run a:
==> flow/design.v (excerpt) <==
module tt_um_control_top #(
  parameter ADDRW = 24,
  parameter OPCODEW = 2,
  parameter REQ_QDEPTH = 4,
  parameter COMP_QDEPTH = 4
  ) (
    input  wire       ena,       
    input  wire       clk,       
    input  wire       rst_n,     
    input  wire [7:0] ui_in, 
    output wire [7:0] uo_out, 
    input  wire [7:0] uio_in,     
    output wire [7:0] uio_out, 
    output wire [7:0] uio_oe      
);
Size in the first run: ~4,300 cells after synthesis, roughly 860 flip-flops, roughly 37,000 um2 of cells after synthesis.
Settings: LEC_CHECK=0, ABC_AREA=1, CAP_MARGIN=0, CORE_ASPECT_RATIO=0.99, CORE_MARGIN=2, CORE_UTILIZATION=72, CTS_CLUSTER_DIAMETER=397, CTS_CLUSTER_SIZE=15, HOLD_SLACK_MARGIN=-0.09, PLACE_DENSITY_LB_ADDON=0.03, SETUP_SLACK_MARGIN=0.77, SLEW_MARGIN=40; clock period 3.26 ns.
run.sh (not shown) runs the stock make flow with config.mk's settings and CLKGATE_MAP_FILE=.
diff inputs: run a => run b
==> flow/config.mk <==
export PLATFORM = sky130hd
export DESIGN_NAME = tt_um_control_top
export DESIGN_NICKNAME = tt_um_control_top
export VERILOG_FILES = /design/flow/design.v
export SDC_FILE = /design/flow/constraint.sdc
export NUM_CORES = 4
export LEC_CHECK = 0
export ABC_AREA = 1
export CAP_MARGIN = 20
export CORE_MARGIN = 2
export CORE_UTILIZATION = 72
export CTS_CLUSTER_SIZE = 23
export HOLD_SLACK_MARGIN = 0.3
export PLACE_DENSITY_LB_ADDON = 0.2
export SETUP_SLACK_MARGIN = 0.89
export SLEW_MARGIN = 20
==> results <==
Run a reports its launch point of the worst path as bus_arbiter_inst.counter[1] while run b reports bus_arbiter_inst.curr_mode[0]. When the final numbers for run a and run b were put side by side, the number of global-route vias before repair turned out to be greater in run b. [diff] fmax, run b relative to run a: regression. Maximum vdd ir drop: lower on run b.


Starting RTL as in the previous note.
Settings: LEC_CHECK=0, CAP_MARGIN=20, CORE_MARGIN=2, CORE_UTILIZATION=70, PLACE_DENSITY_LB_ADDON=0.03, SETUP_SLACK_MARGIN=1.09, SLEW_MARGIN=20; clock period 4.31 ns.
The starting point ran to the end with no violations.
Next try:
- CORE_UTILIZATION: 70 -> 56
- PLACE_DENSITY_LB_ADDON: 0.03 -> default
- SETUP_SLACK_MARGIN: 1.09 -> default
- clock period: 4.31 -> 3.31 ns (I/O delays scaled with it)
The changed run finished with negative setup slack left.
Final cell count goes up by about 5.4%.
Global-route usage goes down by 6.3 points.
First-iteration DRC count goes down by 19%.
Next try:
- CORE_UTILIZATION: 56 -> 40
- clock period: 3.31 -> 10.0 ns (I/O delays scaled with it)
Now the flow ran to the end with no violations; flip-flop count stays the same; final area shrinks by 1.0%; sequential power falls by 67%; setup slack improved by 4.2 ns; utilization decreases by 19 points; synthesized area does not change; global-route usage drops by 8.4 points.


Starting RTL as in the previous note.
// tt_um_control_top
module tt_um_control_top #(
  parameter ADDRW = 24,
  parameter OPCODEW = 2,
  parameter REQ_QDEPTH = 4,
  parameter COMP_QDEPTH = 4
  ) (
    input  wire       ena,       
    input  wire       clk,       
    input  wire       rst_n,     
    input  wire [7:0] ui_in, 
    output wire [7:0] uo_out, 
    input  wire [7:0] uio_in,     
    output wire [7:0] uio_out, 
    output wire [7:0] uio_oe      
);
  wire [7:0] in_bus = ui_in | uio_in;
  wire mosi = in_bus[0];
  wire spi_clk = in_bus[1];
  wire cs_n = in_bus[2];
  wire bus_ready = in_bus[3];
  wire [2:0] ack_in = in_bus[6:4];   
  wire miso;
  wire [7:0] data_bus_out;
  wire data_bus_valid;
  wire [7:0] out_bus;
  assign out_bus[0] = miso;
  assign out_bus[6:1] = data_bus_out[6:1];
  assign out_bus[7] = data_bus_valid;
  assign uio_out = out_bus;
  assign uo_out = out_bus;
  assign uio_oe = 8'b0 & {8{&{1'b0, ena, in_bus[7], data_bus_out[7], data_bus_out[0], 
                              valid, serializer_err, curr_mode_top, counter_top}}};
  localparam AES_INSTRW = 3*ADDRW + OPCODEW;
  localparam SHA_INSTRW = 2*ADDRW + OPCODEW;
  wire valid;
  wire [OPCODEW-1:0] opcode;
  wire [ADDRW-1:0] key_addr;
  wire [ADDRW-1:0] text_addr;
  wire [ADDRW-1:0] dest_addr;
  wire req_q_valid;
  deserializer #(.ADDRW(ADDRW), .OPCODEW(OPCODEW)) 
  deserializer_inst(.clk(clk), .rst_n(rst_n), .spi_clk(spi_clk), .mosi(mosi), .cs_n(cs_n), 
                    .aes_ready_in(aes_queue_ready), .sha_ready_in(sha_queue_ready), 
                    .valid(valid), .opcode(opcode), .key_addr(key_addr), .text_addr(text_addr), 
                    .dest_addr(dest_addr), .valid_out(req_q_valid));
  wire aes_fsm_ready, sha_fsm_ready;
  wire [AES_INSTRW-1:0] instr_aes;
  wire [SHA_INSTRW-1:0] instr_sha;
  wire valid_out_aes, valid_out_sha;
  wire aes_queue_ready, sha_queue_ready;
  req_queue #(.ADDRW(ADDRW), .OPCODEW(OPCODEW), .QDEPTH(REQ_QDEPTH)) 
  req_queue_inst(.clk(clk), .rst_n(rst_n), .valid_in(req_q_valid), .ready_in_aes(aes_fsm_ready), 
                 .ready_in_sha(sha_fsm_ready), .opcode(opcode), .key_addr(key_addr), .text_addr(text_addr), 
                 .dest_addr(dest_addr), .instr_aes(instr_aes), .valid_out_aes(valid_out_aes), 
  ...
make LEC_CHECK=0 CAP_MARGIN=20 CORE_ASPECT_RATIO=0.7 CORE_MARGIN=2 CORE_UTILIZATION=71 PLACE_DENSITY=0.37 SLEW_MARGIN=20 finish   # period 9.82 ns
Then changed:
--- a/flow/config.mk
+++ b/flow/config.mk
@@ -8,6 +8,5 @@
 export CAP_MARGIN = 20
-export CORE_ASPECT_RATIO = 0.7
 export CORE_MARGIN = 2
-export CORE_UTILIZATION = 71
-export PLACE_DENSITY = 0.37
+export CORE_UTILIZATION = 70
+export CTS_CLUSTER_SIZE = 23
 export SLEW_MARGIN = 20
==> flow/constraint.sdc (replaced) <==
create_clock -name core_clock -period 3.26 [get_ports {clk}]
set_input_delay 0.6520 -clock core_clock [delete_from_list [all_inputs] [get_ports {clk}]]
set_output_delay 0.6520 -clock core_clock [all_outputs]
set_load 0.01 [all_outputs]
The changed run went through all stages and came out clean.
Clock power is higher to 3.3 times its value.
Total power increases to 3.2 times its value.
Wire length goes up by 1.2%.
Clock-buffer cell count came out higher by 21.
Area after synthesis does not change.
Global-route usage is about the same.
Setup slack gets worse by 4.0 ns.
Combinational power is higher to 3.2 times its value.
No activity file was given, so power comes from the tool's default toggle rates.
